==> flow/design.v <==
module PE(
    rst_n,
    in_valid,
    clk,
    up_in,
    left_in,
    right_out,
    down_out,
    result_out
);
input clk;
input rst_n;
input [7:0] up_in, left_in;
input in_valid;
output reg [7:0] right_out, down_out;
output reg [31:0] result_out;
always @(posedge clk or negedge rst_n) begin
    if(!rst_n) begin
        result_out <= 0;
        right_out <= 0;
        down_out <= 0;
    end
    else if(in_valid) begin
        result_out <= 0;
        right_out <= 0;
        down_out <= 0;
    end
    else begin
        result_out <= result_out + up_in * left_in;
        right_out <= left_in;
        down_out <= up_in;
    end
end
endmodule
module buffer (
    input clk,
    input rst_n,
    input in_valid,
    input [31:0] data_in,
    output reg [31:0] data_out
);
reg [7:0] r1_temp1;
reg [7:0] r2_temp1, r2_temp2;
reg [7:0] r3_temp1, r3_temp2, r3_temp3;
always @(posedge clk or negedge rst_n) begin
    if (!rst_n) begin
        data_out <= 32'b0;
        r1_temp1 <= 8'b0;
        r2_temp1 <= 8'b0;
        r2_temp2 <= 8'b0;
        r3_temp1 <= 8'b0;
        r3_temp2 <= 8'b0;
        r3_temp3 <= 8'b0;
    end 
    else if(in_valid) begin
        data_out <= 32'b0;
        r1_temp1 <= 8'b0;
        r2_temp1 <= 8'b0;
        r2_temp2 <= 8'b0;
        r3_temp1 <= 8'b0;
        r3_temp2 <= 8'b0;
        r3_temp3 <= 8'b0;
    end
    else begin
        r1_temp1 <= data_in[23:16];
        r2_temp1 <= r2_temp2;
        r2_temp2 <= data_in[15:8];
        r3_temp1 <= r3_temp2;
        r3_temp2 <= r3_temp3;
        r3_temp3 <= data_in[7:0];
        data_out <= {data_in[31:24], r1_temp1, r2_temp1, r3_temp1};
    end
end 
endmodule
module systolic_array(
    rst_n,
    in_valid,
    clk,
    in_a,
    in_b,
    out_c_r1,
    out_c_r2,
    out_c_r3,
    out_c_r4
);
input rst_n;
input in_valid;
input clk;
input [31:0] in_a;
input [31:0] in_b;
output [127:0] out_c_r1; 
output [127:0] out_c_r2;
output [127:0] out_c_r3;
output [127:0] out_c_r4;
wire [7:0] vertical_wire[4:0][3:0]; 
wire [7:0] horizontal_wire[3:0][4:0];  
wire [31:0] c_wire[3:0][3:0]; 
assign vertical_wire[0][0] = in_b[31:24];  
assign vertical_wire[0][1] = in_b[23:16];  
assign vertical_wire[0][2] = in_b[15:8];  
assign vertical_wire[0][3] = in_b[7:0];   
assign horizontal_wire[0][0] = in_a[31:24];  
assign horizontal_wire[1][0] = in_a[23:16];  
assign horizontal_wire[2][0] = in_a[15:8];   
assign horizontal_wire[3][0] = in_a[7:0];    
genvar i,j;
generate
    for(i=0;i<4;i=i+1) begin:ROW
        for(j=0;j<4;j=j+1) begin:COL
            PE pe(
                .rst_n(rst_n),
                .in_valid(in_valid),
                .clk(clk),
                .up_in(vertical_wire[i][j]),
                .left_in(horizontal_wire[i][j]),
                .right_out(horizontal_wire[i][j+1]),
                .down_out(vertical_wire[i+1][j]),
                .result_out(c_wire[i][j])
            );
        end
    end
endgenerate
assign out_c_r1 = {c_wire[0][0], c_wire[0][1], c_wire[0][2], c_wire[0][3]};
assign out_c_r2 = {c_wire[1][0], c_wire[1][1], c_wire[1][2], c_wire[1][3]};
assign out_c_r3 = {c_wire[2][0], c_wire[2][1], c_wire[2][2], c_wire[2][3]};
assign out_c_r4 = {c_wire[3][0], c_wire[3][1], c_wire[3][2], c_wire[3][3]};
endmodule
module TPU(
    clk,
    rst_n,
    in_valid,
    K,
    M,
    N,
    busy,
    A_wr_en,
    A_index,
    A_data_in,
    A_data_out,
    B_wr_en,
    B_index,
    B_data_in,
    B_data_out,
    C_wr_en,
    C_index,
    C_data_in,
    C_data_out
);
input clk;
input rst_n;
input            in_valid;
input [7:0]      K;
input [7:0]      M;
input [7:0]      N;
output reg       busy;
output reg          A_wr_en;
output reg [15:0]   A_index;
output     [31:0]   A_data_in;
input  [31:0]       A_data_out;
output reg          B_wr_en;
output reg [15:0]   B_index;
output     [31:0]   B_data_in;
input  [31:0]       B_data_out;
output reg          C_wr_en;
output reg [15:0]   C_index;
output reg [127:0]  C_data_in;
input  [127:0]      C_data_out;
assign A_data_in = 32'd0;
assign B_data_in = 32'd0;
reg [31:0] A_buffer_in, B_buffer_in;
reg [31:0] A_buffer_out, B_buffer_out;
wire [127:0] c_out[3:0];
buffer weight_buffer_A (
    .clk(clk),
    .rst_n(rst_n),
    .in_valid(in_valid),
    .data_in(A_buffer_in),
    .data_out(A_buffer_out)
);
buffer input_buffer_B (
    .clk(clk),
    .rst_n(rst_n),
    .in_valid(in_valid),
    .data_in(B_buffer_in),
    .data_out(B_buffer_out)
);
reg sa_valid;
systolic_array SA (
    .rst_n(rst_n),
    .in_valid(sa_valid),
    .clk(clk),
    .in_a(A_buffer_out),
    .in_b(B_buffer_out),
    .out_c_r1(c_out[0]),
    .out_c_r2(c_out[1]),
    .out_c_r3(c_out[2]),
    .out_c_r4(c_out[3])
);
reg [7:0] M_reg, N_reg, K_reg;
reg [7:0] tile_m, tile_n, tile_k;
reg [7:0] max_tile_m, max_tile_n, max_tile_k;
wire [127:0] c_row0 = c_out[0];
wire [127:0] c_row1 = c_out[1];
wire [127:0] c_row2 = c_out[2];
wire [127:0] c_row3 = c_out[3];
integer i, j;
localparam IDLE = 3'd0;
localparam LOAD = 3'd1;
localparam CALC = 3'd2;
localparam WRITEBACK = 3'd3;
localparam DONE = 3'd4;
reg [3:0] state, next_state;
reg [7:0] load_cnt, calc_cnt, wb_cnt;
reg [15:0] A_addr, B_addr, C_addr;
always @(*) begin
    if(tile_k == max_tile_k - 1) begin
        if(tile_k * 4 + load_cnt > K_reg) begin
            A_addr = (((tile_m * K_reg) + K_reg)) ;
            B_addr = (((tile_n * K_reg) + K_reg));
        end
        else begin
            A_addr = (((tile_m * K_reg) + (tile_k * 4))) + load_cnt;
            B_addr = (((tile_n * K_reg) + (tile_k * 4))) + load_cnt;
        end
    end
    else begin
        A_addr = (((tile_m * K_reg) + (tile_k * 4))) + load_cnt;
        B_addr = (((tile_n * K_reg) + (tile_k * 4))) + load_cnt;
    end
    C_addr = ((tile_n * M_reg) + (tile_m * 4)) + wb_cnt;
end
reg [15:0] next_tile_m, next_tile_n;
always @(*) begin
    if(tile_n < max_tile_n - 1) begin
        next_tile_n = tile_n + 1;
        next_tile_m = tile_m;
    end
    else begin
        next_tile_n = 0;
        if(tile_m < max_tile_m - 1) begin
            next_tile_m = tile_m + 1;
        end
        else begin
            next_tile_m = 0;
        end
    end
end
always @(posedge clk or negedge rst_n) begin
    if(!rst_n) begin
        M_reg <= 0;
        N_reg <= 0;
        K_reg <= 0;
        max_tile_m <= 0;
        max_tile_n <= 0; 
        max_tile_k <= 0;
        tile_k <= 0;
    end
    else if(in_valid) begin
        M_reg <= M;
        N_reg <= N;
        K_reg <= K;
        max_tile_m <= (M + 3) >> 2;  
        max_tile_n <= (N + 3) >> 2; 
        max_tile_k <= (K + 3) >> 2; 
        tile_k <= 0;
    end
end
always @(*) begin
    case(state)
        IDLE: begin
            if(in_valid)
                next_state = LOAD;
            else
                next_state = IDLE;
        end
        LOAD: begin
            if(load_cnt > K_reg || tile_k * 4 + load_cnt > K_reg) 
                next_state = CALC;
            else
                next_state = LOAD;
        end
        CALC: begin
            if(calc_cnt == 7)
                next_state = WRITEBACK;    
            else
                next_state = CALC;
        end
        WRITEBACK: begin
            if(wb_cnt > 3 || tile_m * 4 + wb_cnt >= M_reg) begin
                if(tile_n < max_tile_n - 1 || tile_m < max_tile_m - 1)
                    next_state = LOAD;
                else
                    next_state = DONE;
            end
            else
                next_state = WRITEBACK;
        end
        DONE: begin
            next_state = IDLE;
        end
        default: next_state = IDLE;
    endcase
end
always @(posedge clk or negedge rst_n) begin
    if(!rst_n) begin
        busy <= 0;
        A_wr_en <= 0;
        B_wr_en <= 0;
        C_wr_en <= 0;
        A_index <= 0;
        B_index <= 0;
        C_index <= 0;
        load_cnt <= 0;
        calc_cnt <= 0;
        wb_cnt <= 0;
        sa_valid <= 0;
        tile_m <= 0;
        tile_n <= 0;
        state <= IDLE;
    end
    else begin
        state <= next_state;
        case(state)
            IDLE: begin
                if(in_valid) begin
                    busy <= 1;
                    load_cnt <= 0;
                    calc_cnt <= 0;
                    wb_cnt <= 0;
                    sa_valid <= 1;
                end
                else begin
                    busy <= 0;
                end
                A_buffer_in <= 0;
                B_buffer_in <= 0;
                C_wr_en <= 0;
            end
            LOAD: begin
                A_index <= A_addr;
                B_index <= B_addr;
                sa_valid <= 0;
                if(tile_k * 4 + load_cnt > K_reg) begin
                    A_buffer_in <= 0; 
                    B_buffer_in <= 0;
                end
                else if(load_cnt == 0) begin
                    A_buffer_in <= 0; 
                    B_buffer_in <= 0;
                end
                else begin
                    A_buffer_in <= A_data_out;
                    B_buffer_in <= B_data_out;
                end
                if(load_cnt > K_reg) begin
                    load_cnt <= 0;
                end
                else begin
                    load_cnt <= load_cnt + 1;
                end
            end
            CALC: begin
                A_buffer_in <= 0;
                B_buffer_in <= 0;
                if(calc_cnt == 7) begin
                    calc_cnt <= 0;
                end
                else begin
                    calc_cnt <= calc_cnt + 1;
                end
            end
            WRITEBACK: begin
                if(wb_cnt <= 3 && tile_m * 4 + wb_cnt < M_reg) begin
                    C_wr_en <= 1;
                    C_index <= C_addr;
                    C_data_in <= c_out[wb_cnt];
                    wb_cnt <= wb_cnt + 1;
                end
                else begin
                    C_wr_en <= 0;
                    sa_valid <= 1;
                    tile_m <= next_tile_m;
                    tile_n <= next_tile_n;
                    wb_cnt <= 0;
                end
            end
            DONE: begin
                busy <= 0;
                C_wr_en <= 0;
            end
        endcase
        if(in_valid) begin
            tile_m <= 0;
            tile_n <= 0;
        end
    end
end
endmodule
export LEC_CHECK = 0
export ABC_AREA = 1
export CAP_MARGIN = 20
export CORE_ASPECT_RATIO = 0.86
export CORE_MARGIN = 2
export CORE_UTILIZATION = 72
export CTS_CLUSTER_SIZE = 46
export GPL_ROUTABILITY_DRIVEN = 1
export HOLD_SLACK_MARGIN = 0.27
export MAX_ROUTING_LAYER = met5
export MIN_ROUTING_LAYER = met1
export PLACE_DENSITY = 0.66
export SETUP_SLACK_MARGIN = 0.84
export SLEW_MARGIN = 5
export TNS_END_PERCENT = 75
create_clock -name core_clock -period 3.23 [get_ports {clk}]
run.sh (not shown) runs the stock make flow with config.mk's settings and CLKGATE_MAP_FILE=.
The first run died in 5_1_grt with GRT-0116.
Change:
- ABC_AREA: 1 -> default
- CORE_ASPECT_RATIO: 0.86 -> default
- CORE_UTILIZATION: 72 -> 40
- CTS_CLUSTER_SIZE: 46 -> default
- GPL_ROUTABILITY_DRIVEN: 1 -> default
- HOLD_SLACK_MARGIN: 0.27 -> default
- MAX_ROUTING_LAYER: met5 -> default
- MIN_ROUTING_LAYER: met1 -> default
- PLACE_DENSITY: 0.66 -> 0.6
- SETUP_SLACK_MARGIN: 0.84 -> default
- SLEW_MARGIN: 5 -> 20
- TNS_END_PERCENT: 75 -> default
- clock period: 3.23 -> 5.82 ns (I/O delays scaled with it)
Effect: With this change the flow ran to the end with no violations. Synthesized area goes down by 6.4%. Synthesized cell count goes down by about 24%. Die area goes up by 68%.
Change:
- CORE_UTILIZATION: 40 -> 70
- CTS_CLUSTER_DIAMETER: default -> 397
- CTS_CLUSTER_SIZE: default -> 25
- HOLD_SLACK_MARGIN: default -> 0.27
- PLACE_DENSITY: 0.6 -> default
- SETUP_SLACK_MARGIN: default -> 0.92
- TNS_END_PERCENT: default -> 5
- clock period: 5.82 -> 3.44 ns (I/O delays scaled with it)
Effect: The new run completed, yet does not pass: negative setup slack. Wire length came out higher by 7.0%. Worst setup slack degrades by 2.0 ns. Sequential power came out higher by 65%. Fmax came out higher by 8.4%. Die area came out lower by 43%. Non-clock buffer count came out higher by 1391. Cell count came out lower by 1.0%. Power came out higher by 69%. Sequential cell count stays the same. Design area came out higher by 8.1%.
Change:
- CORE_UTILIZATION: 70 -> 66
- CTS_CLUSTER_DIAMETER: 397 -> default
- CTS_CLUSTER_SIZE: 25 -> default
- HOLD_SLACK_MARGIN: 0.27 -> default
- SETUP_SLACK_MARGIN: 0.92 -> default
- TNS_END_PERCENT: 5 -> default
- clock period: 3.44 -> 5.33 ns (I/O delays scaled with it)
This time the run finished with timing, DRC and antenna clean.
Power came out lower by about 37%.
Via count came out lower by about 9%.
Clock skew came out higher by 0.0057 ns.
Critical path depth came out lower by 2.
Worst setup slack is better by 1.8 ns.
Worst hold slack is worse by 0.15 ns.
Cell area came out lower by 8.5%.
Sequential share of layout area came out higher by 2.3 points.
Global-route usage came out lower by 4.5 points.
No activity file was given, so power comes from the tool's default toggle rates.
